==> constraint.sdc <==
create_clock -name core_clock -period 6.67 [get_ports {clk}]
set_input_delay 1.3340 -clock core_clock [delete_from_list [all_inputs] [get_ports {clk}]]
set_output_delay 1.3340 -clock core_clock [all_outputs]
set_load 0.01 [all_outputs]
==> config.mk <==
export PLATFORM = sky130hd
export DESIGN_NAME = matrix_mul
export DESIGN_NICKNAME = matrix_mul
export VERILOG_FILES = /design/flow/design.v
export SDC_FILE = /design/flow/constraint.sdc
export NUM_CORES = 4
export LEC_CHECK = 0
export CAP_MARGIN = 20
export CORE_MARGIN = 2
export CORE_UTILIZATION = 66
export MAX_ROUTING_LAYER = met4
export SLEW_MARGIN = 20
==> design.v <==
module matrix_mul(
    input wire clk,
    input wire reset,
    input wire start,
    input wire [8:0][7:0] matrix_a,
    input wire [8:0][7:0] matrix_b,
    output reg [8:0][15:0] result,
    output reg done
);
reg [3:0] state;
reg [3:0] i, j, k;
reg [15:0] sum;
localparam IDLE = 4'd0, MULTIPLY = 4'd1, DONE = 4'd2;
always @(posedge clk or posedge reset) begin
    if (reset) begin
        state <= IDLE;
        done <= 0;
        i <= 0;
        j <= 0;
        k <= 0;
        sum <= 0;
    end else begin
        case (state)
            IDLE: begin
                if (start) begin
                    state <= MULTIPLY;
                    i <= 0;
                    j <= 0;
                    k <= 0;
                    sum <= 0;
                    done <= 0;
                end
            end
            MULTIPLY: begin
                if (k == 3) begin
                    result[i*3 + j] <= sum;
                    sum <= 0;
                    k <= 0;
                    if (j == 2) begin
                        j <= 0;
                        if (i == 2) begin
                            state <= DONE;
                        end else begin
                            i <= i + 1;
                        end
                    end else begin
                        j <= j + 1;
                    end
                end else begin
                    sum <= sum + matrix_a[i*3 + k] * matrix_b[k*3 + j];
                    k <= k + 1;
                end
            end
            DONE: begin
                done <= 1;
                state <= IDLE;
            end
        endcase
    end
end
endmodule
==> run.sh <==
#!/bin/bash
# the make line also repeats each setting of config.mk as NAME=value (left out here)
make -C /OpenROAD-flow-scripts/flow DESIGN_CONFIG=/design/flow/config.mk WORK_HOME=/design/flow/orfs CLKGATE_MAP_FILE= finish
==> results_slide.txt, run 1 <==
Implementation Results

Outcome
  • Last stage: global routing (5_1_grt)
  • Status: stopped before the end
  • Tool error: [ERROR GRT-0232] Routing congestion too high. Check the congestion heatmap in the GUI.

Yosys
  • Synth Area per Inst: 12.67 um2
  • Commonest cells post-synth: edfxtp_1 (144), inv_1 (96), mux2_2 (90), nand2_1 (69), ha_1 (61)
  • EDFF count, synth: 144
  • Top cell area share: a little over a third
  • Synthesized area: ~0.012 mm2
  • Main synth FF type: edfxtp_1
  • Simple-Gate Fraction of Synth Area: 8.123%
  • Most frequent cell after synthesis: edfxtp_1
  • Yosys stat area: 0.01221 mm2
  • Syn_nets: 1229
  • Compound-Gate Fraction of Synth Area: 6.167%
  • MUX share of area: between 20% and 30%
  • Synth unique cells: ~64
  • Synth Instances: between 900 and 1000
  • # Cells Yosys: ~960
  • Syn. warnings: 1
  • Xor/xnor share: between 1.5 and 2%
  • Post-synth ARST share: 18.18%
  • Post-synth top area cell: edfxtp_1
  • Top logic family: multiplexers
  • Top cells by area: edfxtp_1 (35%), fa_1 (9.3%), mux2_2 (8.3%), dfrtp_1 (6.4%), ha_1 (6.2%)
  • Seq/Total Area, Yosys: 41.97%
  • Adder-cell area share of the yosys netlist: approximately 16%
  • Yosys reg bits: ~180

Placed design
  • Input/output buffers: between 200 and 300
  • Dpl cells: ~1500
  • GP Congestion: just over 0.9
  • Post-DP Area: between 0.015 and 0.02 mm2
  • Dpl hpwl: about 27 mm

Floorplanning
  • Die Y: approximately 140 um
  • Core footprint: between 0.015 and 0.02 mm2
  • Chip Width: about 140 um
  • Die ar.: roughly 0.020 mm2
  • Site Rows: around 50
  • Init Core Util: a little under 70%
  • Io pins: 292

Clock network
  • H-tree level count: 4
  • Longest Clk Path Bufs: 2
  • Root buffer cell: clkbuf_16
  • Number of buffers inserted by hold repair at cts: 0
  • CTS Buf Count: 17
  • CTS Sinks: about 180

Global route
  • GRT Total Usage: between 60% and 70%
  • GR Overflow Total: 4
[per-layer routing]
metal,GRT overflow,track usage (%)
met4,1,65.50
met1,0,66.24
met5,-,-
met3,0,49.78
met2,3,90.48
[what timing repair did]
action / 4_1_cts
pin swaps: 38
endpoints found under the hold margin: 0
gates resized: 62
setup endpoints to repair: 6
buffers inserted: 15
[metrics by stage]
stage / utilization (%) / setup WS (ps)
floorplan: - / 1.278
global placement: 88.06 / -138.5
detailed placement: 88.06 / -280.4
CTS: 93.43 / 4.492
==> run 2, diff against run 1 <==
- ABC_AREA: not set -> 1
- CORE_ASPECT_RATIO: not set -> 0.69
- CORE_UTILIZATION: 66 -> 72
- CTS_CLUSTER_SIZE: not set -> 11
- MAX_ROUTING_LAYER: met4 -> not set
- PLACE_DENSITY: not set -> 0.6
- SETUP_SLACK_MARGIN: not set -> 1.76
- clock period: 6.67 -> 7.4 ns (I/O delays scaled with it)
==> run 2 against run 1 <==
  * Synthesized cell count increased by 51%
  * The run fails in clock tree synthesis (4_1_cts)
  * Synthesized area increased by 4.4%
  * Die size decreased by 4.1%
==> results_slide.txt, run 2 <==
Implementation Results

Outcome
  • Status: stopped before the end (unchanged)
  • Tool error: [ERROR DPL-0038] Utilization greater than 100%, impossible to legalize (was [ERROR GRT-0232] Routing congestion too high. Check the congestion heatmap in the GUI.)
  • Last stage: clock tree synthesis (4_1_cts) (was global routing (5_1_grt))

Yosys
  • Post-synth ARST share: 18.18% (unchanged)
  • Yosys stat area: 0.01275 mm2 (was 0.01221 mm2)
  • Top logic family: simple AND/OR/NAND/NOR gates (was multiplexers)
  • Simple-Gate Fraction of Synth Area: 24.88% (was 8.123%)
  • Yosys reg bits: 176 (unchanged)
  • Commonest cells post-synth: nand2_1 (381), inv_1 (154), edfxtp_1 (144), nor2_1 (131), o21ai_0 (103) (was edfxtp_1 (144), inv_1 (96), mux2_2 (90), nand2_1 (69), ha_1 (61))
  • Compound-Gate Fraction of Synth Area: 11.13% (was 6.167%)
  • Synthesized area: 0.01275 mm2 (was 0.01221 mm2)
  • Synth Instances: 1453 (was 964)
  • # Cells Yosys: 1453 (was 964)
  • Main synth FF type: edfxtp_1 (unchanged)
  • Top cells by area: edfxtp_1 (34%), nand2_1 (11%), fa_1 (8.9%), dfrtp_1 (6.1%), ha_1 (6.0%) (was edfxtp_1 (35%), fa_1 (9.3%), mux2_2 (8.3%), dfrtp_1 (6.4%), ha_1 (6.2%))
  • Syn. warnings: 1 (unchanged)
  • Top cell area share: 33.90% (was 35.40%)
  • Synth Area per Inst: 8.778 um2 (was 12.67 um2)
  • Most frequent cell after synthesis: nand2_1 (was edfxtp_1)
  • EDFF count, synth: 144 (unchanged)
  • Synth unique cells: 50 (was 64)
  • Syn_nets: 1718 (was 1229)
  • Adder-cell area share of the yosys netlist: 14.93% (was 15.59%)
  • Xor/xnor share: 1.010% (was 1.782%)
  • Post-synth top area cell: edfxtp_1 (unchanged)
  • Seq/Total Area, Yosys: 40.19% (was 41.97%)
  • MUX share of area: 0% (was 21.27%)

Floorplanning
  • Io pins: 292 (unchanged)
  • Site Rows: 40 (was 49)
  • Core footprint: 0.01737 mm2 (was 0.01809 mm2)
  • Chip Width: 164.2 um (was 140.0 um)
  • Init Core Util: 73.44% (was 67.53%)
  • Die ar.: 0.01881 mm2 (was 0.01961 mm2)
  • Die Y: 114.6 um (was 140.0 um)

Placed design
  • Post-DP Area: 0.01592 mm2 (was 0.01593 mm2)
  • Input/output buffers: 291 (unchanged)
  • GP Congestion: 1.010 (was 0.9273)
  • Dpl hpwl: 30.84 mm (was 27.39 mm)
  • Dpl cells: 1923 (was 1525)
[run 2: stage by stage]
step	util [%]	hold WS, ps	setup WS, ps
floorplan	-	427.7	1567
detailed placement	91.68	494.6	400.1
global placement	91.68	462.8	823.5
==> run 3, diff against run 2 <==
- ABC_AREA: 1 -> not set
- CORE_ASPECT_RATIO: 0.69 -> not set
- CORE_UTILIZATION: 72 -> 57
- CTS_CLUSTER_SIZE: 11 -> not set
- SETUP_SLACK_MARGIN: 1.76 -> not set
- clock period: 7.4 -> 8.61 ns (I/O delays scaled with it)
==> run 3 against run 2 <==
  * Now clean on timing, DRC and antenna
  * Synthesized cell count fell by 34%
  * Die size rose by 20%
  * Synthesized area fell by 4.2%
==> results_slide.txt, run 3 <==
Physical Implementation Snapshot

Clock network
  • Number of buffers inserted by hold repair at cts: 0
  • H-tree level count: 4
  • CTS tree: yes
  • Root buffer cell: clkbuf_16
  • Post-CTS setup repair buffer count: 0
  • # resized after CTS: 0
  • Longest Clk Path Bufs: 2
  • Clk latency of the worst-skew pair: 430 ps
  • CTS Sinks: around 180
  • Reg clk slew, reported paths: approximately 70 ps
  • CTS Buf Count: 17

Critical path
  • Delay of the slowest critical-path stage: approximately 700 ps
  • Max Fanout on Critical Path: 9
  • Worst R2R Start: j[1]$_DFFE_PP0P_
  • Worst path required time: a little under 9000 ps
  • Critical path endpoint category: flop
  • Critical path class: flop to flop
  • WP depth: 22
  • Crit Reg-Reg Endpoint: sum[14]$_DFFE_PP0P_
  • WP data arrival: just over 8000 ps
  • Most used cell, CP: fa_1
  • CP Cell Sequence: fa_1 > ha_1 > fa_1 > nor4_1 > nand2_1 > a21oi_1 > a21oi_1 > nor2_1 > nand2_1 > fa_1 > fa_1 > inv_1 > fa_1 > fa_1 > ha_1 > or2_2 > a21oi_1 > o31ai_1 > or4_1 > o311a_1 > xor2_1 > a22o_1
  • CP startpoint: j[1]$_DFFE_PP0P_
  • Reg2reg setup slack: 880 ps
  • CP max stage cell: fa_1
  • Worst setup path endpoint: sum[14]$_DFFE_PP0P_
  • CP startpoint kind: flop
  • R2R depth: 22
  • CP top delay family: adder cells
  • Crit path buffers/inverters: 1

Cells and area
  • Logic area: about 0.0065 mm2
  • Nets@finish: approximately 1500
  • Area growth syn-to-layout: 29.67%
  • Final cell count without fillers: about 1500
  • Storage cell area: just over 0.005 mm2
  • Filler cell count: between 1000 and 1500

Final timing
  • Final Cycle Share: 89.77%
  • RSZ-0062 raised after global routing: no
  • Max frequency: roughly 130 MHz
  • Fin. Hold Viols: 0
  • Setup-failing EPs final: 0
  • Final slew viol count: 0
  • Period minus WS final: ~7700 ps
  • Slew headroom: a little over a quarter
  • Slew @ Worst Pin: around 1100 ps
  • Worst Skew: between 10 and 15 ps
  • Setup_tns: 0 ps

Routing
  • WL/cell: slightly above 20 um
  • DR vias: between 8000 and 9000
  • Antenna-violating nets left: 0
  • Antenna cells: 0
  • Post-route DRC: 0
  • Routed Wire Length: between 30 and 40 mm
  • Vias per cell: approximately 5.7
  • Initial DRC count: around 460
  • DR pass1 iterations: 5

Yosys
  • Synth Area per Inst: 12.67 um2 (was 8.778 um2)
  • Xor/xnor share: 1.782% (was 1.010%)
  • Most frequent cell after synthesis: edfxtp_1 (was nand2_1)
  • Commonest cells post-synth: edfxtp_1 (144), inv_1 (96), mux2_2 (90), nand2_1 (69), ha_1 (61) (was nand2_1 (381), inv_1 (154), edfxtp_1 (144), nor2_1 (131), o21ai_0 (103))
  • MUX share of area: 21.27% (was 0%)
  • Top cell area share: 35.40% (was 33.90%)
  • Syn_nets: 1229 (was 1718)
  • Synth Instances: 964 (was 1453)
  • Yosys stat area: 0.01221 mm2 (was 0.01275 mm2)
  • Seq/Total Area, Yosys: 41.97% (was 40.19%)
  • Post-synth top area cell: edfxtp_1 (unchanged)
  • Yosys reg bits: 176 (unchanged)
  • EDFF count, synth: 144 (unchanged)
  • Top cells by area: edfxtp_1 (35%), fa_1 (9.3%), mux2_2 (8.3%), dfrtp_1 (6.4%), ha_1 (6.2%) (was edfxtp_1 (34%), nand2_1 (11%), fa_1 (8.9%), dfrtp_1 (6.1%), ha_1 (6.0%))
  • Synth unique cells: 64 (was 50)
  • # Cells Yosys: 964 (was 1453)
  • Synthesized area: 0.01221 mm2 (was 0.01275 mm2)
  • Main synth FF type: edfxtp_1 (unchanged)
  • Syn. warnings: 1 (unchanged)
  • Compound-Gate Fraction of Synth Area: 6.167% (was 11.13%)
  • Adder-cell area share of the yosys netlist: 15.59% (was 14.93%)
  • Post-synth ARST share: 18.18% (unchanged)
  • Simple-Gate Fraction of Synth Area: 8.123% (was 24.88%)
  • Top logic family: multiplexers (was simple AND/OR/NAND/NOR gates)

Placed design
  • Dpl cells: 1488 (was 1923)
  • Input/output buffers: 291 (unchanged)
  • Dpl hpwl: 23.80 mm (was 30.84 mm)
  • GP Congestion: 0.9039 (was 1.010)

Floorplanning
  • Chip Width: 150.4 um (was 164.2 um)
  • Init Core Util: 58.10% (was 73.44%)
  • Die ar.: 0.02262 mm2 (was 0.01881 mm2)
  • Core footprint: 0.02102 mm2 (was 0.01737 mm2)
  • Io pins: 292 (unchanged)
  • Die Y: 150.4 um (was 114.6 um)
  • Site Rows: 53 (was 40)

Outcome
  • Status: timing/DRC/antenna clean (was stopped before the end)

Job
  • Max Cap Viol: 0
  • Tool warnings: 34

Hold path
  • Worst hold stages: 1
  • Hold Path Origin: state[1]$_DFF_PP0_
  • Hold Crit Class: flop to flop
  • Hold endpoint: state[0]$_DFF_PP1_

Global route
  • GR Overflow Total: 0
  • Largest net degree at the start of global routing: 75
  • GRT Total Usage: between 20 and 30%
  • Initial antenna violation count: 0
  • First-pass GRT wire length: 48.38 mm
  • Vias in the first global route: between 8000 and 9000
-- run 3: stage by stage --
stage	setup WS, ps	cell area (um2)	util (%)	hold WS, ps
global placement	997.3	15280	72.67	483.3
CTS	910.0	15830	75.31	509.9
detailed placement	926.9	15280	72.67	486.0
floorplan	864.9	12220	-	459.0
finish	880.8	15840	75.34	506.6
global route	479.4	15840	75.34	545.7
-- run 3: layout make-up --
type,count,share of cell area (%)
clock buffers,18,2.710
repair buffers,298,18.72
clock inverters,14,0.7900
flip-flops and latches,176,32.37
well taps,275,2.173
inverters,96,2.275
multi-input cells,643,40.96
-- run 3: layer usage --
| layer | routed length [um] | vias up | global-route usage, % |
|---|---|---|---|
| li1 | - | 4012 | - |
| met1 | 12950 | 4308 | 36.94 |
| met2 | 15480 | 243 | 47.34 |
| met3 | 1425 | 52 | 4.879 |
| met4 | 784 | 0 | 8.821 |
| met5 | 0 | - | 0 |
==> run 4, diff against run 3 <==
- CORE_UTILIZATION: 57 -> 40
- clock period: 8.61 -> 10.1 ns (I/O delays scaled with it)
==> run 4 against run 3 <==
  * Core utilization down 22 points
  * Critical endpoint unchanged
  * Final area up 1.4%
  * Clock-buffer cell count down 1
  * Hold slack worse by 1.9 ps
  * Sequential share of layout area down 0.44 points
  * Largest cell class unchanged
  * Still clean on timing, DRC and antenna
  * First-iteration DRC count up 36%
==> results_slide.txt, run 4 <==
Physical Implementation Snapshot

Outcome
  • Status: timing/DRC/antenna clean (unchanged)

Job
  • Max Cap Viol: 0 (unchanged)
  • Tool warnings: 32 (was 34)

Floorplanning
  • Die Y: 178.7 um (was 150.4 um)
  • Init Core Util: 40.88% (was 58.10%)
  • Die ar.: 0.03195 mm2 (was 0.02262 mm2)
  • Io pins: 292 (unchanged)
  • Core footprint: 0.02987 mm2 (was 0.02102 mm2)
  • Chip Width: 178.7 um (was 150.4 um)
  • Site Rows: 63 (was 53)

Yosys
  • Simple-Gate Fraction of Synth Area: 8.123% (unchanged)
  • Top cell area share: 35.40% (unchanged)
  • Xor/xnor share: 1.782% (unchanged)
  • # Cells Yosys: 964 (unchanged)
  • Top cells by area: edfxtp_1 (35%), fa_1 (9.3%), mux2_2 (8.3%), dfrtp_1 (6.4%), ha_1 (6.2%) (unchanged)
  • Yosys reg bits: 176 (unchanged)
  • Post-synth ARST share: 18.18% (unchanged)
  • Compound-Gate Fraction of Synth Area: 6.167% (unchanged)
  • Syn_nets: 1229 (unchanged)
  • Most frequent cell after synthesis: edfxtp_1 (unchanged)
  • Post-synth top area cell: edfxtp_1 (unchanged)
  • Synthesized area: 0.01221 mm2 (unchanged)
  • Adder-cell area share of the yosys netlist: 15.59% (unchanged)
  • Main synth FF type: edfxtp_1 (unchanged)
  • Yosys stat area: 0.01221 mm2 (unchanged)
  • Synth unique cells: 64 (unchanged)
  • Seq/Total Area, Yosys: 41.97% (unchanged)
  • EDFF count, synth: 144 (unchanged)
  • MUX share of area: 21.27% (unchanged)
  • Top logic family: multiplexers (unchanged)
  • Synth Area per Inst: 12.67 um2 (unchanged)
  • Commonest cells post-synth: edfxtp_1 (144), inv_1 (96), mux2_2 (90), nand2_1 (69), ha_1 (61) (unchanged)
  • Synth Instances: 964 (unchanged)
  • Syn. warnings: 1 (unchanged)

Final timing
  • RSZ-0062 raised after global routing: no (unchanged)
  • Max frequency: 128.8 MHz (was 129.4 MHz)
  • Setup_tns: 0 ps (unchanged)
  • Final Cycle Share: 76.87% (was 89.77%)
  • Setup-failing EPs final: 0 (unchanged)
  • Slew headroom: 29.39% (was 27.01%)
  • Fin. Hold Viols: 0 (unchanged)
  • Final slew viol count: 0 (unchanged)
  • Worst Skew: 17.14 ps (was 11.81 ps)
  • Period minus WS final: 7764 ps (was 7729 ps)
  • Slew @ Worst Pin: 1056 ps (was 1094 ps)

Critical path
  • CP max stage cell: fa_1 (unchanged)
  • Crit path buffers/inverters: 3 (was 1)
  • Worst R2R Start: i[0]$_DFFE_PP0P_ (was j[1]$_DFFE_PP0P_)
  • Worst path required time: 10420 ps (was 8930 ps)
  • CP startpoint: i[0]$_DFFE_PP0P_ (was j[1]$_DFFE_PP0P_)
  • Delay of the slowest critical-path stage: 1070 ps (was 720 ps)
  • CP startpoint kind: flop (unchanged)
  • Critical path class: flop to flop (unchanged)
  • Worst setup path endpoint: sum[14]$_DFFE_PP0P_ (unchanged)
  • R2R depth: 22 (unchanged)
  • Most used cell, CP: fa_1 (unchanged)
  • Reg2reg setup slack: 2340 ps (was 880 ps)
  • Max Fanout on Critical Path: 17 (was 9)
  • WP depth: 22 (unchanged)
  • CP Cell Sequence: inv_1 > ha_1 > fa_1 > nor3b_1 > nand3_1 > o21ai_0 > nand2_1 > inv_1 > nand2_1 > fa_1 > fa_1 > inv_1 > fa_1 > fa_1 > ha_1 > or2_2 > a21oi_1 > o31ai_1 > or4_1 > o311a_1 > xor2_1 > a22o_1 (was fa_1 > ha_1 > fa_1 > nor4_1 > nand2_1 > a21oi_1 > a21oi_1 > nor2_1 > nand2_1 > fa_1 > fa_1 > inv_1 > fa_1 > fa_1 > ha_1 > or2_2 > a21oi_1 > o31ai_1 > or4_1 > o311a_1 > xor2_1 > a22o_1)
  • WP data arrival: 8090 ps (was 8050 ps)
  • Critical path endpoint category: flop (unchanged)
  • Crit Reg-Reg Endpoint: sum[14]$_DFFE_PP0P_ (unchanged)
  • CP top delay family: adder cells (unchanged)

Global route
  • Vias in the first global route: 8673 (was 8926)
  • Largest net degree at the start of global routing: 80 (was 75)
  • GR Overflow Total: 0 (unchanged)
  • First-pass GRT wire length: 49.16 mm (was 48.38 mm)
  • GRT Total Usage: 20.07% (was 27.99%)
  • Initial antenna violation count: 0 (unchanged)

Routing
  • Antenna cells: 0 (unchanged)
  • DR pass1 iterations: 5 (unchanged)
  • DR vias: 8504 (was 8615)
  • Initial DRC count: 633 (was 464)
  • WL/cell: 19.22 um (was 20.16 um)
  • Routed Wire Length: 31.45 mm (was 30.64 mm)
  • Post-route DRC: 0 (unchanged)
  • Antenna-violating nets left: 0 (unchanged)
  • Vias per cell: 5.198 (was 5.668)

Clock network
  • CTS Buf Count: 17 (unchanged)
  • CTS tree: yes (unchanged)
  • Post-CTS setup repair buffer count: 0 (unchanged)
  • H-tree level count: 4 (unchanged)
  • CTS Sinks: 176 (unchanged)
  • Root buffer cell: clkbuf_16 (unchanged)
  • Longest Clk Path Bufs: 2 (unchanged)
  • Number of buffers inserted by hold repair at cts: 0 (unchanged)
  • Clk latency of the worst-skew pair: 430 ps (about the same)
  • Reg clk slew, reported paths: 80 ps (was 70 ps)
  • # resized after CTS: 0 (unchanged)

Hold path
  • Hold endpoint: state[0]$_DFF_PP1_ (unchanged)
  • Hold Path Origin: state[1]$_DFF_PP0_ (unchanged)
  • Worst hold stages: 1 (unchanged)
  • Hold Crit Class: flop to flop (unchanged)

Placed design
  • GP Congestion: 0.8747 (was 0.9039)
  • Post-DP Area: 0.01541 mm2 (was 0.01528 mm2)
  • Dpl hpwl: 24.69 mm (was 23.80 mm)
  • Input/output buffers: 291 (unchanged)

Cells and area
  • Finished layout cell area: 0.01606 mm2 (was 0.01584 mm2)
  • Area growth syn-to-layout: 31.45% (was 29.67%)
  • Nets@finish: 1498 (was 1497)
run 4: stage by stage:
stage                     utilization [%]  setup slack (ps)  hold WS, ps  std cells
final                               53.74              2336        504.7       1636
after global placement              51.59              2232        480.6       1602
after detailed placement            51.59              2110        481.3       1602
after global routing                53.74              1833        515.5       1636
after floorplan                         -              2057        459.0        964
after CTS                           53.58              2268        503.7       1634
run 4: routing by layer:
metal / GRT usage (%) / vias to the layer above / part of all wire, %
met5: 0 / - / 0
met1: 26.92 / 4245 / 45
met2: 34.31 / 220 / 50
met3: 3.393 / 20 / 4.3
met4: 4.065 / 0 / 1.2
li1: - / 4019 / -
run 4: final cells by class:
type	instances	area, um2
clock buffers	17	425.4
clock inverters	15	170.2
fillers	2591	13820
inverters	96	360.3
multi-input cells	643	6497
flip-flops and latches	176	5126
well taps	390	488.0
repair buffers	299	2988
==> run 5, diff against run 4 <==
- SETUP_SLACK_MARGIN: not set -> 1.4
- clock period: 10.1 -> 7.91 ns (I/O delays scaled with it)
==> run 5 against run 4 <==
  * Wire length is 4.1% higher
  * Hold slack got worse by 12 ps
  * Cell count rose by 3.1%
  * Clock-buffer cell count unchanged
  * Global-route usage increased by 0.70 points
  * Core utilization grew 3.1 points
  * Critical endpoint unchanged
==> results_slide.txt, run 5 <==
Physical Implementation Snapshot

Hold path
  • Worst hold stages: 1 (unchanged)
  • Hold endpoint: state[0]$_DFF_PP1_ (unchanged)
  • Hold Crit Class: flop to flop (unchanged)
  • Hold Path Origin: state[1]$_DFF_PP0_ (unchanged)

Critical path
  • CP top delay family: adder cells (unchanged)
  • Delay of the slowest critical-path stage: 600 ps (was 1070 ps)
  • WP data arrival: 7000 ps (was 8090 ps)
  • Crit Reg-Reg Endpoint: sum[14]$_DFFE_PP0P_ (unchanged)
  • Reg2reg setup slack: 1240 ps (was 2340 ps)
  • Max Fanout on Critical Path: 6 (was 17)
  • Most used cell, CP: fa_1 (unchanged)
  • WP depth: 26 (was 22)
  • CP startpoint: i[1]$_DFFE_PP0P_ (was i[0]$_DFFE_PP0P_)
  • Worst setup path endpoint: sum[14]$_DFFE_PP0P_ (unchanged)
  • CP startpoint kind: flop (unchanged)
  • R2R depth: 26 (was 22)
  • Worst path required time: 8240 ps (was 10420 ps)
  • CP max stage cell: fa_2 (was fa_1)
  • Crit path buffers/inverters: 5 (was 3)
  • Critical path endpoint category: flop (unchanged)
  • Worst R2R Start: i[1]$_DFFE_PP0P_ (was i[0]$_DFFE_PP0P_)
  • Critical path class: flop to flop (unchanged)

Yosys
  • # Cells Yosys: 964 (unchanged)
  • Synth unique cells: 64 (unchanged)
  • Post-synth ARST share: 18.18% (unchanged)
  • Top cells by area: edfxtp_1 (35%), fa_1 (9.3%), mux2_2 (8.3%), dfrtp_1 (6.4%), ha_1 (6.2%) (unchanged)
  • Top cell area share: 35.40% (unchanged)
  • Compound-Gate Fraction of Synth Area: 6.167% (unchanged)
  • Post-synth top area cell: edfxtp_1 (unchanged)
  • Yosys reg bits: 176 (unchanged)
  • Yosys stat area: 0.01221 mm2 (unchanged)
  • Xor/xnor share: 1.782% (unchanged)
  • EDFF count, synth: 144 (unchanged)
  • Synth Area per Inst: 12.67 um2 (unchanged)
  • Simple-Gate Fraction of Synth Area: 8.123% (unchanged)
  • Top logic family: multiplexers (unchanged)
  • Adder-cell area share of the yosys netlist: 15.59% (unchanged)
  • Syn_nets: 1229 (unchanged)
  • Main synth FF type: edfxtp_1 (unchanged)
  • MUX share of area: 21.27% (unchanged)
  • Synth Instances: 964 (unchanged)
  • Synthesized area: 0.01221 mm2 (unchanged)
  • Commonest cells post-synth: edfxtp_1 (144), inv_1 (96), mux2_2 (90), nand2_1 (69), ha_1 (61) (unchanged)
  • Syn. warnings: 1 (unchanged)
  • Most frequent cell after synthesis: edfxtp_1 (unchanged)
  • Seq/Total Area, Yosys: 41.97% (unchanged)

Final timing
  • RSZ-0062 raised after global routing: yes (was no)
  • Final Cycle Share: 84.30% (was 76.87%)
  • Setup-failing EPs final: 0 (unchanged)
  • Setup_tns: 0 ps (unchanged)
  • Fin. Hold Viols: 0 (unchanged)
  • Hold slack: 493.1 ps (was 504.7 ps)
  • Slew @ Worst Pin: 1069 ps (was 1056 ps)
  • Max frequency: 150.0 MHz (was 128.8 MHz)
  • Period minus WS final: 6668 ps (was 7764 ps)
  • Worst Skew: 18.05 ps (was 17.14 ps)
  • Final worst setup slack: 1242 ps (was 2336 ps)
  • Slew headroom: 28.64% (was 29.39%)
  • Final slew viol count: 0 (unchanged)

Routing
  • WL/cell: 19.41 um (was 19.22 um)
  • Post-route DRC: 0 (unchanged)
  • DR pass1 iterations: 5 (unchanged)
  • Antenna cells: 0 (unchanged)
  • Antenna-violating nets left: 0 (unchanged)
  • Vias per cell: 5.171 (was 5.198)
  • DR vias: 8724 (was 8504)
  • Initial DRC count: 652 (was 633)
  • Routed Wire Length: 32.75 mm (was 31.45 mm)

Global route
  • GRT Total Usage: 20.77% (was 20.07%)
  • Vias in the first global route: 9108 (was 8673)
  • First-pass GRT wire length: 50.76 mm (was 49.16 mm)
  • Initial antenna violation count: 0 (unchanged)
  • GR Overflow Total: 0 (unchanged)
  • Largest net degree at the start of global routing: 139 (was 80)

Placed design
  • Input/output buffers: 291 (unchanged)
  • Dpl hpwl: 24.68 mm (was 24.69 mm)
  • GP Congestion: 0.9003 (was 0.8747)
  • Pre-CTS WS: 689.5 ps (was 2110 ps)
  • Dpl cells: 1604 (was 1602)

Floorplanning
  • Die Y: 178.7 um (unchanged)
  • Io pins: 292 (unchanged)
  • Site Rows: 63 (unchanged)
  • Init Core Util: 40.88% (unchanged)
  • Core footprint: 0.02987 mm2 (unchanged)
  • Die ar.: 0.03195 mm2 (unchanged)
  • Chip Width: 178.7 um (unchanged)

Cells and area
  • Area growth syn-to-layout: 38.97% (was 31.45%)
  • Final cell count without fillers: 1687 (was 1636)
  • Nets@finish: 1549 (was 1498)

Job
  • Max Cap Viol: 0 (unchanged)
  • Tool warnings: 36 (was 32)

Clock network
  • H-tree level count: 4 (unchanged)
  • CTS tree: yes (unchanged)
  • Clk latency of the worst-skew pair: 450 ps (was 430 ps)
  • Number of buffers inserted by hold repair at cts: 0 (unchanged)
  • CTS Buf Count: 17 (unchanged)
  • Longest Clk Path Bufs: 2 (unchanged)
  • Reg clk slew, reported paths: 80 ps (about the same)
  • Root buffer cell: clkbuf_16 (unchanged)
  • CTS Sinks: 176 (unchanged)

Outcome
  • Status: timing/DRC/antenna clean (unchanged)
run 5: repair_timing:
| action | CTS | global route |
|---|---|---|
| gates resized | 72 | 24 |
| pin swaps | 41 | 23 |
| cloned | 1 | 0 |
| buffers inserted | 38 | 9 |
| endpoints found under the setup margin | 8 | 7 |
run 5: per-layer routing:
layer	GRT usage [%]	wire, um
met2	36.05	16350
met1	27.58	14750
met4	4.370	365
met5	0	0
met3	3.181	1285
run 5: stage by stage:
stage	area [um2]	util (%)
finish	16970	56.82
global route	16970	56.82
CTS	16740	56.03
detailed placement	15530	51.98
global placement	15530	51.98
floorplan	12330	-
run 5: cell type report:
cell class | count | area, um2
clock inverters | 15 | 205.2
repair buffers | 350 | 3420
inverters | 96 | 360.3
flip-flops and latches | 176 | 5132
fillers | 2509 | 12900
multi-input cells | 643 | 6943
well taps | 390 | 488.0
clock buffers | 17 | 425.4
==> run 6, diff against run 5 <==
- CAP_MARGIN: 20 -> 0
- CELL_PAD_IN_SITES_GLOBAL_PLACEMENT: not set -> 0
- CORE_ASPECT_RATIO: not set -> 0.5
- CORE_UTILIZATION: 40 -> 72
- CTS_CLUSTER_SIZE: not set -> 43
- GPL_TIMING_DRIVEN: not set -> 1
- MAX_ROUTING_LAYER: not set -> met5
- PLACE_DENSITY: 0.6 -> 0.41
- SETUP_SLACK_MARGIN: 1.4 -> not set
- clock period: 7.91 -> 6.44 ns (I/O delays scaled with it)
==> run 6 against run 5 <==
  * The run now fails in clock tree synthesis (4_1_cts)
  * Synthesized area unchanged
  * Synthesized cell count unchanged
  * Die size decreased by 43%
==> results_slide.txt, run 6 <==
Implementation Results

Yosys
  • Synth unique cells: 64 (unchanged)
  • Commonest cells post-synth: edfxtp_1 (144), inv_1 (96), mux2_2 (90), nand2_1 (69), ha_1 (61) (unchanged)
  • MUX share of area: 21.27% (unchanged)
  • Synth Instances: 964 (unchanged)
  • Seq/Total Area, Yosys: 41.97% (unchanged)
  • Synth Area per Inst: 12.67 um2 (unchanged)
  • Top cells by area: edfxtp_1 (35%), fa_1 (9.3%), mux2_2 (8.3%), dfrtp_1 (6.4%), ha_1 (6.2%) (unchanged)
  • Post-synth top area cell: edfxtp_1 (unchanged)
  • Main synth FF type: edfxtp_1 (unchanged)
  • Yosys stat area: 0.01221 mm2 (unchanged)
  • Compound-Gate Fraction of Synth Area: 6.167% (unchanged)
  • Syn_nets: 1229 (unchanged)
  • Synthesized area: 0.01221 mm2 (unchanged)
  • Top cell area share: 35.40% (unchanged)
  • Post-synth ARST share: 18.18% (unchanged)
  • Xor/xnor share: 1.782% (unchanged)
  • EDFF count, synth: 144 (unchanged)
  • Top logic family: multiplexers (unchanged)
  • Simple-Gate Fraction of Synth Area: 8.123% (unchanged)
  • Most frequent cell after synthesis: edfxtp_1 (unchanged)
  • # Cells Yosys: 964 (unchanged)
  • Yosys reg bits: 176 (unchanged)
  • Syn. warnings: 1 (unchanged)
  • Adder-cell area share of the yosys netlist: 15.59% (unchanged)

Placed design
  • Input/output buffers: 291 (unchanged)
  • Pre-CTS WS: -581.1 ps (was 689.5 ps)
  • Dpl hpwl: 33.67 mm (was 24.68 mm)
  • GP Congestion: 1.006 (was 0.9003)

Outcome
  • Tool error: [ERROR DPL-0038] Utilization greater than 100%, impossible to legalize
  • Status: stopped before the end (was timing/DRC/antenna clean)
  • Last stage: clock tree synthesis (4_1_cts)

Floorplanning
  • Init Core Util: 74.14% (was 40.88%)
  • Core footprint: 0.01647 mm2 (was 0.02987 mm2)
  • Die ar.: 0.01809 mm2 (was 0.03195 mm2)
  • Die Y: 96.10 um (was 178.7 um)
  • Chip Width: 188.2 um (was 178.7 um)
  • Io pins: 292 (unchanged)
  • Site Rows: 33 (was 63)
-- run 6: metrics by stage --
stage	area [um2]	instances
detailed placement	15780	1500
floorplan	12350	964
global placement	15780	1500
==> run 7, diff against run 6 <==
- ABC_AREA: not set -> 1
- CAP_MARGIN: 0 -> 25
- CELL_PAD_IN_SITES_DETAIL_PLACEMENT: not set -> 2
- CELL_PAD_IN_SITES_GLOBAL_PLACEMENT: 0 -> 1
- CORE_MARGIN: 2 -> 8
- CORE_UTILIZATION: 72 -> 20
- CTS_CLUSTER_DIAMETER: not set -> 57
- CTS_CLUSTER_SIZE: 43 -> 55
- GPL_ROUTABILITY_DRIVEN: not set -> 0
- GPL_TIMING_DRIVEN: 1 -> 0
- HOLD_SLACK_MARGIN: not set -> 0.17
- MIN_ROUTING_LAYER: not set -> met1
- PLACE_DENSITY: 0.41 -> not set
- PLACE_DENSITY_LB_ADDON: not set -> 0.28
- SLEW_MARGIN: 20 -> 10
- TNS_END_PERCENT: not set -> 20
- clock period: 6.44 -> 5.76 ns (I/O delays scaled with it)
==> run 7 against run 6 <==
  * The layout now fails its checks (negative setup slack)
  * Synthesized cell count rose by 51%
  * Synthesized area rose by 4.4%
  * Die size rose to 4.0 times the previous value
==> results_slide.txt, run 7 <==
Physical Implementation Snapshot

Yosys
  • Post-synth ARST share: 18.18% (unchanged)
  • Synth Area per Inst: 8.778 um2 (was 12.67 um2)
  • Simple-Gate Fraction of Synth Area: 24.88% (was 8.123%)
  • Compound-Gate Fraction of Synth Area: 11.13% (was 6.167%)
  • Synth unique cells: 50 (was 64)
  • Most frequent cell after synthesis: nand2_1 (was edfxtp_1)
  • MUX share of area: 0% (was 21.27%)
  • Adder-cell area share of the yosys netlist: 14.93% (was 15.59%)
  • EDFF count, synth: 144 (unchanged)
  • Syn. warnings: 1 (unchanged)
  • Synthesized area: 0.01275 mm2 (was 0.01221 mm2)
  • Post-synth top area cell: edfxtp_1 (unchanged)
  • Commonest cells post-synth: nand2_1 (381), inv_1 (154), edfxtp_1 (144), nor2_1 (131), o21ai_0 (103) (was edfxtp_1 (144), inv_1 (96), mux2_2 (90), nand2_1 (69), ha_1 (61))
  • Top cells by area: edfxtp_1 (34%), nand2_1 (11%), fa_1 (8.9%), dfrtp_1 (6.1%), ha_1 (6.0%) (was edfxtp_1 (35%), fa_1 (9.3%), mux2_2 (8.3%), dfrtp_1 (6.4%), ha_1 (6.2%))
  • Seq/Total Area, Yosys: 40.19% (was 41.97%)
  • Synth Instances: 1453 (was 964)
  • Main synth FF type: edfxtp_1 (unchanged)
  • # Cells Yosys: 1453 (was 964)
  • Xor/xnor share: 1.010% (was 1.782%)
  • Top logic family: simple AND/OR/NAND/NOR gates (was multiplexers)
  • Syn_nets: 1718 (was 1229)
  • Yosys reg bits: 176 (unchanged)
  • Yosys stat area: 0.01275 mm2 (was 0.01221 mm2)
  • Top cell area share: 33.90% (was 35.40%)

Outcome
  • Status: finished with violations (was stopped before the end)
  • Layout Check Fails: negative setup slack

Floorplanning
  • Site Rows: 65 (was 33)
  • Chip Width: 373.1 um (was 188.2 um)
  • Init Core Util: 20.24% (was 74.14%)
  • Die ar.: 0.07260 mm2 (was 0.01809 mm2)
  • Io pins: 292 (unchanged)
  • Core footprint: 0.06303 mm2 (was 0.01647 mm2)
  • Die Y: 194.6 um (was 96.10 um)

Routing
  • Routed Wire Length: 56.45 mm
  • Antenna cells: 0
  • Initial DRC count: between 500 and 600
  • Post-route DRC: 0
  • WL/cell: ~21 um
  • Vias per cell: 4.528
  • DR pass1 iterations: 5
  • Antenna-violating nets left: 0
  • DR vias: ~12000

Final timing
  • Setup_tns: -4043 ps
  • Setup-failing EPs final: 10
  • Slew headroom: roughly 34%
  • Final worst setup slack: -492.0 ps
  • Worst Skew: 13.54 ps
  • Final Cycle Share: 108.5%
  • Period minus WS final: 6252 ps
  • RSZ-0062 raised after global routing: yes
  • Fin. Hold Viols: 0
  • Slew @ Worst Pin: 996.2 ps
  • Final slew viol count: 0
  • Max frequency: 159.9 MHz

Placed design
  • Pre-CTS WS: -2029 ps (was -581.1 ps)
  • Post-DP Area: 0.01695 mm2 (was 0.01578 mm2)
  • Dpl hpwl: 43.32 mm (was 33.67 mm)
  • Input/output buffers: 291 (unchanged)

Critical path
  • Crit Reg-Reg Endpoint: sum[15]$_DFFE_PP0P_
  • CP top delay family: adder cells
  • Worst R2R Start: i[0]$_DFFE_PP0P_
  • CP startpoint kind: flop
  • WP data arrival: about 6600 ps
  • Worst setup path endpoint: sum[15]$_DFFE_PP0P_
  • Critical path class: flop to flop
  • Crit path buffers/inverters: 5
  • Worst path required time: 6120 ps
  • WP depth: 27
  • R2R depth: 27
  • Most used cell, CP: buf_6
  • Reg2reg setup slack: -490 ps
  • Delay of the slowest critical-path stage: 600 ps
  • CP max stage cell: fa_2
  • Critical path endpoint category: flop
  • Max Fanout on Critical Path: 5
  • CP startpoint: i[0]$_DFFE_PP0P_

Cells and area
  • Post-layout util: between 20% and 30%
  • Area growth syn-to-layout: 47.95%
  • Filler cell count: ~7000
  • Logic area: ~0.0074 mm2
  • Finished layout cell area: 0.01887 mm2
  • Nets@finish: between 2000 and 2500
  • Storage cell area: approximately 0.005 mm2

Hold path
  • Hold Path Origin: state[1]$_DFF_PP0_
  • Hold endpoint: state[0]$_DFF_PP1_
  • Worst hold stages: 2
  • Hold Crit Class: flop to flop

Job
  • Tool warnings: 35
  • Max Cap Viol: 0

Clock network
  • Reg clk slew, reported paths: about 80 ps
  • Number of buffers inserted by hold repair at cts: 0
  • CTS Buf Count: 17
  • CTS Sinks: between 150 and 200
  • Longest Clk Path Bufs: 2
  • CTS tree: yes
  • H-tree level count: 4
  • Root buffer cell: clkbuf_16
  • Clk latency of the worst-skew pair: ~440 ps

Global route
  • GRT Total Usage: 14.85%
  • First-pass GRT wire length: between 80 and 90 mm
  • GR Overflow Total: 0
  • Vias in the first global route: ~13000
  • Largest net degree at the start of global routing: 33
  • Initial antenna violation count: 0
==> run 7: timing repair <==
action | in CTS | in global routing
endpoints found under the setup margin | 13 | 12
resized | 134 | 93
pin swaps | 61 | 66
setup buffers | 42 | 21
endpoints found under the hold margin | 0 | 0
==> run 7: routing by layer <==
layer | wire [um] | global-route usage (%) | part of all wire (%) | up-vias
met3 | 1291 | 1.330 | 2.3 | 47
met2 | 29440 | 27.45 | 52 | 198
met4 | 973 | 3.157 | 1.7 | 0
met1 | 24750 | 18.75 | 44 | 6226
met5 | 0 | 0 | 0 | -
li1 | - | - | - | 5697
==> run 7: layout make-up <==
class | instances | area share, %
Buffer | 60 | 2.188
Clock buffer | 17 | 2.254
Clock inverter | 14 | 0.7360
Inverter | 162 | 3.275
Multi-Input combinational cell | 1054 | 39.10
Sequential cell | 176 | 27.20
Tap cell | 837 | 5.550
Timing Repair Buffer | 367 | 19.70
==> run 7: through the flow <==
| stage | hold WS [ps] | std cells |
|---|---|---|
| 6_report | 495.5 | 2687 |
| 3_3_place_gp | 452.1 | 2581 |
| 5_1_grt | 525.3 | 2687 |
| 2_1_floorplan | 427.7 | 1453 |
| 3_5_place_dp | 490.6 | 2594 |
| 4_1_cts | 510.7 | 2666 |
==> run 8, diff against run 7 <==
- ABC_AREA: 1 -> not set
- CAP_MARGIN: 25 -> 20
- CELL_PAD_IN_SITES_DETAIL_PLACEMENT: 2 -> not set
- CELL_PAD_IN_SITES_GLOBAL_PLACEMENT: 1 -> not set
- CORE_ASPECT_RATIO: 0.5 -> not set
- CORE_MARGIN: 8 -> 2
- CORE_UTILIZATION: 20 -> 72
- CTS_CLUSTER_DIAMETER: 57 -> not set
- CTS_CLUSTER_SIZE: 55 -> not set
- GPL_ROUTABILITY_DRIVEN: 0 -> not set
- GPL_TIMING_DRIVEN: 0 -> not set
- HOLD_SLACK_MARGIN: 0.17 -> not set
- MAX_ROUTING_LAYER: met5 -> not set
- MIN_ROUTING_LAYER: met1 -> not set
- PLACE_DENSITY: not set -> 0.6
- PLACE_DENSITY_LB_ADDON: 0.28 -> not set
- SLEW_MARGIN: 10 -> 20
- TNS_END_PERCENT: 20 -> not set
- clock period: 5.76 -> 8.77 ns (I/O delays scaled with it)
==> run 8 against run 7 <==
  * The flow now stops in global routing (5_1_grt)
  * Synthesized cell count shrank 34%
  * Die size shrank 75%
  * Synthesized area shrank 4.2%
==> results_slide.txt, run 8 <==
Implementation Results

Yosys
  • Synth Instances: 964 (was 1453)
  • Top cell area share: 35.40% (was 33.90%)
  • Compound-Gate Fraction of Synth Area: 6.167% (was 11.13%)
  • Xor/xnor share: 1.782% (was 1.010%)
  • Post-synth top area cell: edfxtp_1 (unchanged)
  • Most frequent cell after synthesis: edfxtp_1 (was nand2_1)
  • Simple-Gate Fraction of Synth Area: 8.123% (was 24.88%)
  • Commonest cells post-synth: edfxtp_1 (144), inv_1 (96), mux2_2 (90), nand2_1 (69), ha_1 (61) (was nand2_1 (381), inv_1 (154), edfxtp_1 (144), nor2_1 (131), o21ai_0 (103))
  • # Cells Yosys: 964 (was 1453)
  • Synth unique cells: 64 (was 50)
  • Top logic family: multiplexers (was simple AND/OR/NAND/NOR gates)
  • Top cells by area: edfxtp_1 (35%), fa_1 (9.3%), mux2_2 (8.3%), dfrtp_1 (6.4%), ha_1 (6.2%) (was edfxtp_1 (34%), nand2_1 (11%), fa_1 (8.9%), dfrtp_1 (6.1%), ha_1 (6.0%))
  • Adder-cell area share of the yosys netlist: 15.59% (was 14.93%)
  • Post-synth ARST share: 18.18% (unchanged)
  • Main synth FF type: edfxtp_1 (unchanged)
  • Synthesized area: 0.01221 mm2 (was 0.01275 mm2)
  • Syn. warnings: 1 (unchanged)
  • EDFF count, synth: 144 (unchanged)
  • MUX share of area: 21.27% (was 0%)
  • Seq/Total Area, Yosys: 41.97% (was 40.19%)
  • Synth Area per Inst: 12.67 um2 (was 8.778 um2)
  • Syn_nets: 1229 (was 1718)
  • Yosys reg bits: 176 (unchanged)
  • Yosys stat area: 0.01221 mm2 (was 0.01275 mm2)

Outcome
  • Tool error: [ERROR GRT-0232] Routing congestion too high. Check the congestion heatmap in the GUI.
  • Last stage: global routing (5_1_grt)
  • Status: stopped before the end (was finished with violations)

Placed design
  • GP Congestion: between 0.9 and 1
  • Input/output buffers: 291 (unchanged)
  • Dpl hpwl: 31.02 mm (was 43.32 mm)

Floorplanning
  • Core footprint: 0.01658 mm2 (was 0.06303 mm2)
  • Io pins: 292 (unchanged)
  • Init Core Util: 73.65% (was 20.24%)
  • Chip Width: 134.2 um (was 373.1 um)
  • Site Rows: 47 (was 65)
  • Die ar.: 0.01802 mm2 (was 0.07260 mm2)
  • Die Y: 134.2 um (was 194.6 um)

Clock network
  • Post-CTS setup repair buffer count: 0 (was 42)
  • CTS Buf Count: 17 (unchanged)
  • # resized after CTS: 0 (was 134)
  • Number of buffers inserted by hold repair at cts: 0 (unchanged)
  • Root buffer cell: clkbuf_16 (unchanged)
  • H-tree level count: 4 (unchanged)
  • CTS Sinks: 176 (unchanged)
  • Longest Clk Path Bufs: 2 (unchanged)

Global route
  • GR Overflow Total: roughly 60
  • GRT Total Usage: about 70%
-- run 8: metal layers --
layer / overflow / track usage [%]
met1: 0 / 70.83
met3: 0 / 52.38
met5: 0 / 16.67
met2: 33 / 93.20
met4: 26 / 73.04
-- run 8: metrics by stage --
stage | setup slack (ps) | util (%) | area (um2) | instances
2_1_floorplan | 992.9 | - | 12220 | 964
3_3_place_gp | 1250 | 91.77 | 15220 | 1435
3_5_place_dp | 817.8 | 91.77 | 15220 | 1435
4_1_cts | 172.7 | 95.22 | 15790 | 1467
==> run 9, diff against run 8 <==
- ABC_AREA: not set -> 1
- CORE_ASPECT_RATIO: not set -> 0.69
- CTS_CLUSTER_DIAMETER: not set -> 393
- CTS_CLUSTER_SIZE: not set -> 98
- clock period: 8.77 -> 5.95 ns (I/O delays scaled with it)
==> run 9 against run 8 <==
  * The run fails in clock tree synthesis (4_1_cts)
  * Synthesized area grew 4.4%
  * Die size grew 4.4%
  * Synthesized cell count grew 51%
==> results_slide.txt, run 9 <==
Implementation Results

Yosys
  • Simple-Gate Fraction of Synth Area: 24.88% (was 8.123%)
  • Adder-cell area share of the yosys netlist: 14.93% (was 15.59%)
  • Synth Area per Inst: 8.778 um2 (was 12.67 um2)
  • Yosys stat area: 0.01275 mm2 (was 0.01221 mm2)
  • # Cells Yosys: 1453 (was 964)
  • Synth Instances: 1453 (was 964)
  • Syn_nets: 1718 (was 1229)
  • Yosys reg bits: 176 (unchanged)
  • Post-synth ARST share: 18.18% (unchanged)
  • Synth unique cells: 50 (was 64)
  • EDFF count, synth: 144 (unchanged)
  • Xor/xnor share: 1.010% (was 1.782%)
  • Top cells by area: edfxtp_1 (34%), nand2_1 (11%), fa_1 (8.9%), dfrtp_1 (6.1%), ha_1 (6.0%) (was edfxtp_1 (35%), fa_1 (9.3%), mux2_2 (8.3%), dfrtp_1 (6.4%), ha_1 (6.2%))
  • Syn. warnings: 1 (unchanged)
  • MUX share of area: 0% (was 21.27%)
  • Seq/Total Area, Yosys: 40.19% (was 41.97%)
  • Commonest cells post-synth: nand2_1 (381), inv_1 (154), edfxtp_1 (144), nor2_1 (131), o21ai_0 (103) (was edfxtp_1 (144), inv_1 (96), mux2_2 (90), nand2_1 (69), ha_1 (61))
  • Top cell area share: 33.90% (was 35.40%)
  • Top logic family: simple AND/OR/NAND/NOR gates (was multiplexers)
  • Compound-Gate Fraction of Synth Area: 11.13% (was 6.167%)
  • Most frequent cell after synthesis: nand2_1 (was edfxtp_1)
  • Post-synth top area cell: edfxtp_1 (unchanged)
  • Main synth FF type: edfxtp_1 (unchanged)
  • Synthesized area: 0.01275 mm2 (was 0.01221 mm2)

Floorplanning
  • Init Core Util: 73.44% (was 73.65%)
  • Io pins: 292 (unchanged)
  • Site Rows: 40 (was 47)
  • Die Y: 114.6 um (was 134.2 um)
  • Core footprint: 0.01737 mm2 (was 0.01658 mm2)
  • Chip Width: 164.2 um (was 134.2 um)
  • Die ar.: 0.01881 mm2 (was 0.01802 mm2)

Placed design
  • Post-DP Area: 0.01639 mm2 (was 0.01522 mm2)
  • Input/output buffers: 291 (unchanged)
  • GP Congestion: 1.000 (was 0.9289)
  • Dpl cells: 2009 (was 1435)
  • Dpl hpwl: 35.82 mm (was 31.02 mm)
  • Pre-CTS WS: -779.2 ps (was 817.8 ps)

Outcome
  • Status: stopped before the end (unchanged)
  • Tool error: [ERROR DPL-0038] Utilization greater than 100%, impossible to legalize (was [ERROR GRT-0232] Routing congestion too high. Check the congestion heatmap in the GUI.)
  • Last stage: clock tree synthesis (4_1_cts) (was global routing (5_1_grt))
-- run 9: stage by stage --
step,util [%]
floorplan,-
global placement,94.36
detailed placement,94.36
==> run 10, diff against run 9 <==
- CAP_MARGIN: 20 -> 35
- CELL_PAD_IN_SITES_DETAIL_PLACEMENT: not set -> 2
- CORE_ASPECT_RATIO: 0.69 -> not set
- CORE_UTILIZATION: 72 -> 66
- CTS_CLUSTER_DIAMETER: 393 -> not set
- CTS_CLUSTER_SIZE: 98 -> not set
- GPL_ROUTABILITY_DRIVEN: not set -> 1
- GPL_TIMING_DRIVEN: not set -> 1
- MAX_ROUTING_LAYER: not set -> met4
- MIN_ROUTING_LAYER: not set -> met2
- PLACE_DENSITY: 0.6 -> not set
- PLACE_DENSITY_LB_ADDON: not set -> 0.15
- clock period: 5.95 -> 12.9 ns (I/O delays scaled with it)
==> run 10 against run 9 <==
  * The flow stops in detailed placement (3_5_place_dp)
  * Die size increased by 8.7%
  * Synthesized cell count is the same
  * Synthesized area did not move
==> results_slide.txt, run 10 <==
Implementation Results

Floorplanning
  • Init Core Util: 67.73% (was 73.44%)
  • Chip Width: 143.0 um (was 164.2 um)
  • Site Rows: 50 (was 40)
  • Die Y: 143.0 um (was 114.6 um)
  • Io pins: 292 (unchanged)
  • Die ar.: 0.02045 mm2 (was 0.01881 mm2)
  • Core footprint: 0.01883 mm2 (was 0.01737 mm2)

Yosys
  • Syn_nets: 1718 (unchanged)
  • Yosys stat area: 0.01275 mm2 (unchanged)
  • Seq/Total Area, Yosys: 40.19% (unchanged)
  • Xor/xnor share: 1.010% (unchanged)
  • Compound-Gate Fraction of Synth Area: 11.13% (unchanged)
  • Top cells by area: edfxtp_1 (34%), nand2_1 (11%), fa_1 (8.9%), dfrtp_1 (6.1%), ha_1 (6.0%) (unchanged)
  • Synth unique cells: 50 (unchanged)
  • Synth Instances: 1453 (unchanged)
  • Adder-cell area share of the yosys netlist: 14.93% (unchanged)
  • Post-synth top area cell: edfxtp_1 (unchanged)
  • Syn. warnings: 1 (unchanged)
  • Top logic family: simple AND/OR/NAND/NOR gates (unchanged)
  • MUX share of area: 0% (unchanged)
  • EDFF count, synth: 144 (unchanged)
  • Main synth FF type: edfxtp_1 (unchanged)
  • Yosys reg bits: 176 (unchanged)
  • Synthesized area: 0.01275 mm2 (unchanged)
  • Synth Area per Inst: 8.778 um2 (unchanged)
  • Most frequent cell after synthesis: nand2_1 (unchanged)
  • Post-synth ARST share: 18.18% (unchanged)
  • Simple-Gate Fraction of Synth Area: 24.88% (unchanged)
  • Commonest cells post-synth: nand2_1 (381), inv_1 (154), edfxtp_1 (144), nor2_1 (131), o21ai_0 (103) (unchanged)
  • Top cell area share: 33.90% (unchanged)
  • # Cells Yosys: 1453 (unchanged)

Outcome
  • Tool error: Error: detail_place.tcl, 38 bad optional access (was [ERROR DPL-0038] Utilization greater than 100%, impossible to legalize)
  • Status: stopped before the end (unchanged)
  • Last stage: detailed placement (3_5_place_dp) (was clock tree synthesis (4_1_cts))

Placed design
  • GP Congestion: 1.018 (was 1.000)
  • Input/output buffers: 291 (unchanged)
## run 10: through the flow
stage / worst slack, ps / instance area, um2
2_1_floorplan: 4197 / 12760
3_3_place_gp: 4933 / 15660
==> run 11, diff against run 10 <==
- ABC_AREA: 1 -> not set
- CAP_MARGIN: 35 -> 20
- CELL_PAD_IN_SITES_DETAIL_PLACEMENT: 2 -> not set
- CELL_PAD_IN_SITES_GLOBAL_PLACEMENT: not set -> 0
- CORE_ASPECT_RATIO: not set -> 1.48
- CORE_UTILIZATION: 66 -> 61
- CTS_CLUSTER_SIZE: not set -> 87
- GPL_ROUTABILITY_DRIVEN: 1 -> not set
- MAX_ROUTING_LAYER: met4 -> met5
- MIN_ROUTING_LAYER: met2 -> not set
- PLACE_DENSITY_LB_ADDON: 0.15 -> 0.06
- SETUP_SLACK_MARGIN: not set -> 1.29
- TNS_END_PERCENT: not set -> 5
- clock period: 12.9 -> 4.5 ns (I/O delays scaled with it)
==> run 11 against run 10 <==
  * The layout now fails its checks (negative setup slack)
  * Synthesized cell count is 34% lower
  * Die size grew 3.6%
  * Synthesized area down 4.2%
==> results_slide.txt, run 11 <==
Physical Implementation Snapshot

Clock network
  • Number of buffers inserted by hold repair at cts: 0
  • CTS Buf Count: 17
  • CTS tree: yes
  • Clk latency of the worst-skew pair: between 400 and 500 ps
  • Reg clk slew, reported paths: roughly 70 ps
  • CTS Sinks: approximately 180
  • H-tree level count: 4
  • Root buffer cell: clkbuf_16
  • Longest Clk Path Bufs: 2

Placed design
  • Input/output buffers: 291 (unchanged)
  • GP Congestion: 0.9205 (was 1.018)
  • Dpl hpwl: between 20 and 30 mm
  • Post-DP Area: approximately 0.016 mm2

Final timing
  • Final Cycle Share: 154.2%
  • Max frequency: 144.1 MHz
  • Worst Skew: 13.70 ps
  • Period minus WS final: about 6900 ps
  • Slew @ Worst Pin: between 1000 and 1500 ps
  • Final slew viol count: 0
  • Fin. Hold Viols: 0
  • RSZ-0062 raised after global routing: yes
  • Hold slack: around 550 ps
  • Setup-failing EPs final: 148
  • Slew headroom: between 20% and 30%
  • Final worst setup slack: -2437 ps

Routing
  • DR pass1 iterations: 6
  • WL/cell: between 20 and 30 um
  • Initial DRC count: approximately 1400
  • DR vias: around 11000
  • Routed Wire Length: 46.48 mm
  • Vias per cell: approximately 6.6
  • Antenna-violating nets left: 0
  • Post-route DRC: 0
  • Antenna cells: 0

Yosys
  • Synth Instances: 964 (was 1453)
  • Syn. warnings: 1 (unchanged)
  • # Cells Yosys: 964 (was 1453)
  • Most frequent cell after synthesis: edfxtp_1 (was nand2_1)
  • Post-synth top area cell: edfxtp_1 (unchanged)
  • Synth Area per Inst: 12.67 um2 (was 8.778 um2)
  • Top logic family: multiplexers (was simple AND/OR/NAND/NOR gates)
  • EDFF count, synth: 144 (unchanged)
  • Top cells by area: edfxtp_1 (35%), fa_1 (9.3%), mux2_2 (8.3%), dfrtp_1 (6.4%), ha_1 (6.2%) (was edfxtp_1 (34%), nand2_1 (11%), fa_1 (8.9%), dfrtp_1 (6.1%), ha_1 (6.0%))
  • Syn_nets: 1229 (was 1718)
  • Synth unique cells: 64 (was 50)
  • Yosys reg bits: 176 (unchanged)
  • Synthesized area: 0.01221 mm2 (was 0.01275 mm2)
  • Post-synth ARST share: 18.18% (unchanged)
  • Adder-cell area share of the yosys netlist: 15.59% (was 14.93%)
  • Seq/Total Area, Yosys: 41.97% (was 40.19%)
  • Commonest cells post-synth: edfxtp_1 (144), inv_1 (96), mux2_2 (90), nand2_1 (69), ha_1 (61) (was nand2_1 (381), inv_1 (154), edfxtp_1 (144), nor2_1 (131), o21ai_0 (103))
  • Main synth FF type: edfxtp_1 (unchanged)
  • Yosys stat area: 0.01221 mm2 (was 0.01275 mm2)
  • Compound-Gate Fraction of Synth Area: 6.167% (was 11.13%)
  • Top cell area share: 35.40% (was 33.90%)
  • Xor/xnor share: 1.782% (was 1.010%)
  • MUX share of area: 21.27% (was 0%)
  • Simple-Gate Fraction of Synth Area: 8.123% (was 24.88%)

Critical path
  • CP top delay family: adder cells
  • WP depth: 26
  • Crit path buffers/inverters: 5
  • CP startpoint: i[1]$_DFFE_PP0P_
  • Worst path required time: around 4800 ps
  • CP startpoint kind: flop
  • Worst setup path endpoint: sum[14]$_DFFE_PP0P_
  • Worst R2R Start: i[1]$_DFFE_PP0P_
  • Most used cell, CP: fa_1
  • R2R depth: 26
  • CP max stage cell: fa_2
  • Delay of the slowest critical-path stage: between 500 and 600 ps
  • Critical path class: flop to flop
  • Reg2reg setup slack: -2440 ps
  • Crit Reg-Reg Endpoint: sum[14]$_DFFE_PP0P_
  • WP data arrival: 7260 ps
  • Critical path endpoint category: flop
  • Max Fanout on Critical Path: 7

Hold path
  • Worst hold stages: 1
  • Hold Crit Class: flop to flop
  • Hold Path Origin: state[1]$_DFF_PP0_
  • Hold endpoint: state[0]$_DFF_PP1_

Floorplanning
  • Die ar.: 0.02119 mm2 (was 0.02045 mm2)
  • Chip Width: 120.3 um (was 143.0 um)
  • Io pins: 292 (unchanged)
  • Init Core Util: 61.49% (was 67.73%)
  • Site Rows: 63 (was 50)
  • Die Y: 176.1 um (was 143.0 um)
  • Core footprint: 0.01986 mm2 (was 0.01883 mm2)

Cells and area
  • Finished layout cell area: ~0.018 mm2
  • Area growth syn-to-layout: 46.96%
  • Nets@finish: ~1700

Global route
  • GRT Total Usage: between 30% and 40%
  • Largest net degree at the start of global routing: between 70 and 80
  • First-pass GRT wire length: 62.36 mm
  • GR Overflow Total: 0
  • Initial antenna violation count: 1
  • Vias in the first global route: roughly 11000

Job
  • Max Cap Viol: 0
  • Tool warnings: 36

Outcome
  • Status: finished with violations (was stopped before the end)
  • Layout Check Fails: negative setup slack
## run 11: cell type report
cell class	instances	area, um2
multi-input combinational	643	7129
sequential	176	5126
timing repair buffer	457	4389
fill	771	1914
clock buffer	17	425.4
inverter	96	360.3
tap	260	325.3
clock inverter	15	193.9
## run 11: metal layers
| layer | wire length (um) | part of all wire, % | vias to the layer above | GRT usage [%] |
|---|---|---|---|---|
| met2 | 23550 | 51 | 1079 | 72.35 |
| met1 | 13810 | 30 | 5256 | 40.56 |
| li1 | - | - | 4320 | - |
| met5 | 25 | 0.054 | - | 0 |
| met3 | 4981 | 11 | 353 | 7.364 |
| met4 | 4119 | 8.9 | 2 | 22.14 |
## run 11: timing repair
action                                 4_1_cts  5_1_grt
setup buffers                               16        9
setup endpoints to repair                  160      160
resized                                     95       48
endpoints found under the hold margin        0        0
gates cloned                                 0        0
pin swaps                                   48       45
## run 11: through the flow
step	std cells	setup WS, ps	TNS (ps)	util [%]
2_1_floorplan	964	-1917	-56590	-
3_3_place_gp	1607	-2026	-19290	83.00
3_5_place_dp	1607	-2217	-21680	83.00
4_1_cts	1655	-2007	-18870	88.74
5_1_grt	1664	-2651	-41390	90.36
6_report	1664	-2437	-35330	90.36
